== run A ==
Design ieee754multiplier, start of the top module:
module ieee754multiplier (
    input logic clk, rst_n,
    input logic [31:0] a_i,
    input logic [31:0] b_i,
    input logic start_i,
    output logic done_o,
    output logic nan_o,
    output logic inifinit_o,
    output logic overflow_o,
    output logic underflow_o,
    output logic [31:0] product_o
);
typedef enum logic[1:0] {
    INITIAL_STATE = 2'b00,
    MULTIPLY_STEP = 2'b01,
    RESULT_VERIFICATION_STEP = 2'b10,
    DONE = 2'b11
} MULTIPLIER_FSM_STATE;
MULTIPLIER_FSM_STATE current_state;
logic [31:0] a_r, b_r;  
logic signal_a, signal_b;
logic [7:0] exponent_a, exponent_b;
logic [23:0] mantissa_a, mantissa_b;  
logic [47:0] mantissa_temp;
logic [9:0] exponent_temp;
logic [31:0] product_r;      
logic [1:0]  exponent_hi_r;  
always_comb begin : MULTIPLIER_COMB_BLOCK
    signal_a = a_r[31];  
    signal_b = b_r[31];  
    exponent_a = a_r[30:23];  
    exponent_b = b_r[30:23];  
    mantissa_a[23] = 1;
    mantissa_a[22:0] = a_r[22:0];   
    mantissa_b[23] = 1;
    mantissa_b[22:0] = b_r[22:0];   
    if (mantissa_a[22-:23] == 0 || mantissa_b[22-:23] == 0) begin  
        mantissa_temp = 0;  
        exponent_temp = 0;  
    end else begin
        mantissa_temp = mantissa_a * mantissa_b;  
        exponent_temp = exponent_a + exponent_b - 127;  
        if (mantissa_temp[47] == 1) begin  
            mantissa_temp = mantissa_temp >> 1;  
            exponent_temp = exponent_temp + 1;  
        end
    end
end
always_ff @(posedge clk, negedge rst_n) begin : MULTIPLIER_FF_BLOCK
    if(!rst_n) begin
        current_state <= INITIAL_STATE;
        a_r <= 32'b0;
        b_r <= 32'b0;
        product_r <= 32'b0;
        exponent_hi_r <= 2'b0;
        done_o <= 1'b0;
        nan_o <= 1'b0;
        inifinit_o <= 1'b0;
        overflow_o <= 1'b0;
        underflow_o <= 1'b0;
        product_o <= 32'b0;
    end else begin
        case (current_state)
            INITIAL_STATE, DONE: begin
                done_o <= 1'b0;
                if (start_i) begin
                    a_r <= a_i;
                    b_r <= b_i;
                    current_state <= MULTIPLY_STEP;
                end else begin
  ...
Size: roughly 3,600 cells after synthesis, about 100 I/O pins, about 27,000 sq um of cells after synthesis.
clock: 8.62 ns
lec_check: 0
abc_area: 1
cap_margin: 40
cell_pad_in_sites_detail_placement: 2
cell_pad_in_sites_global_placement: 2
core_aspect_ratio: 1.26
core_margin: 10
core_utilization: 32
cts_cluster_diameter: 88
cts_cluster_size: 69
gpl_routability_driven: 0
gpl_timing_driven: 1
max_routing_layer: met4
place_density: 0.48
setup_slack_margin: 1.16
slew_margin: 10
tns_end_percent: 55
run.sh (not shown) runs the stock make flow with config.mk's settings and CLKGATE_MAP_FILE=.
Run A: full flow OK, the timing, DRC and antenna checks passed
#### Input delta (run B over run A)
Settings: SLEW_MARGIN changed from 10 to 20; CELL_PAD_IN_SITES_DETAIL_PLACEMENT removed (was 2); TNS_END_PERCENT removed (was 55); PLACE_DENSITY removed (was 0.48); GPL_ROUTABILITY_DRIVEN removed (was 0); ABC_AREA removed (was 1); MAX_ROUTING_LAYER removed (was met4); CTS_CLUSTER_SIZE removed (was 69); GPL_TIMING_DRIVEN removed (was 1); CORE_MARGIN changed from 10 to 2; CORE_UTILIZATION changed from 32 to 50; SETUP_SLACK_MARGIN removed (was 1.16); CELL_PAD_IN_SITES_GLOBAL_PLACEMENT removed (was 2); CORE_ASPECT_RATIO removed (was 1.26); CAP_MARGIN changed from 40 to 20; CTS_CLUSTER_DIAMETER removed (was 88); the clock period (ns, I/O delays scaled along) changed from 8.62 to 9.0.
## What came out
A top layer reached by signal wires of met4 is what run A shows, while met5 belongs to run B. [diff] wire length, run B relative to run A: improvement. Compared with run A, run B shows global-route wire length before repair that has gone down by more than a quarter. Relative to run A, the width of the die of run B is lower by 50 um.
The following lists how run C was set up differently from run B:
Settings: an added SETUP_SLACK_MARGIN of -0.89; an added CORE_ASPECT_RATIO of 0.5; an added HOLD_SLACK_MARGIN of 0.3; a change of CORE_MARGIN from 2 to 7; an added TNS_END_PERCENT of 15; a change of CAP_MARGIN from 20 to 0.
==> results <==
Run C | stages: all done | timing, DRC, antenna: all pass. The run showing the greater clock buffer count is run B. Relative to run B, run C degrades die size. The run with more routed wire is run B, not run C. Cmp run C vs run B: fraction of the cycle the final worst path needs higher in run C.
Inputs modified between run C and run D:
Settings: HOLD_SLACK_MARGIN: 0.3 -> unset; CAP_MARGIN: 0 -> 20; CORE_ASPECT_RATIO: 0.5 -> unset; SETUP_SLACK_MARGIN: -0.89 -> -0.9; GPL_ROUTABILITY_DRIVEN: unset -> 0; CORE_MARGIN: 7 -> 2; ABC_AREA: unset -> 1; TNS_END_PERCENT: 15 -> 35; GPL_TIMING_DRIVEN: unset -> 0; CORE_UTILIZATION: 50 -> 40.
==> comparison <==
- The cell type of the slowest stage on the worst timing path comes out dfrtp_1 in one run and clkbuf_1 in the other, namely in run C and run D respectively.
- Compared with run C, in run D area added between synthesis and finish increased by 0.56 points relative to the old numbers, well-tap cell count increased by 215 relative to the old numbers.
- The run showing the smaller maximum frequency is run C.
- From run C to run D the numbers moved as follows: chip area from the yosys synthesis statistics picked up an extra 1700 sq um; routed wire length picked up an extra 19 mm; post-synthesis mux area share lost 3.6 points.
The following lists how run E was set up differently from run D:
Settings: clearing SETUP_SLACK_MARGIN, which used to be -0.9; clearing GPL_TIMING_DRIVEN, which used to be 0; clearing ABC_AREA, which used to be 1; clearing GPL_ROUTABILITY_DRIVEN, which used to be 0; clearing TNS_END_PERCENT, which used to be 35; swapping 40 for 66 in CORE_UTILIZATION; swapping 9.0 for 7.4 in the clock period (ns, I/O delays scaled along).
--- outcome ---
The lower AND-OR/OR-AND share of the synthesized area came out of run D.
Summed instance area of the synthesized netlist in run E is 1700 sq um below run D.
Of run D and run E, the run reporting the lower total of cells resized after clock tree synthesis was run D.
Run E vs run D: upper clock frequency limit up
The lower final worst-path cycle share came out of run D.
Delta (run E minus run D): aggregate routed wire length fell by about 15%; ratio of routed vias to standard cells rose 20%; least setup slack across all paths after layout moved down; buffer-and-inverter tally for the worst setup path decreased by 6 relative to the old numbers.
[run E] core utilization rose 32 points relative to run D
> inputs changed (run E -> run F)
Settings: CORE_UTILIZATION now 23, was 66; the clock period (ns, I/O delays scaled along) now 8.35, was 7.4.
--- outcome ---
Diff run F..run E | H-tree level count | unchanged
Run F improves on run E in total number of vias.
Going from run E to run F, share of cell area taken by multi-input logic gates shrank by 1.0 points; die area grew by 71,000 sq um; adder-cell area share of the yosys netlist held steady.
Capturing instance or port of the critical path: exponent_hi_r[0]$_DFFE_PN0P_ -> run F, product_r[16]$_DFFE_PN0P_ -> run E
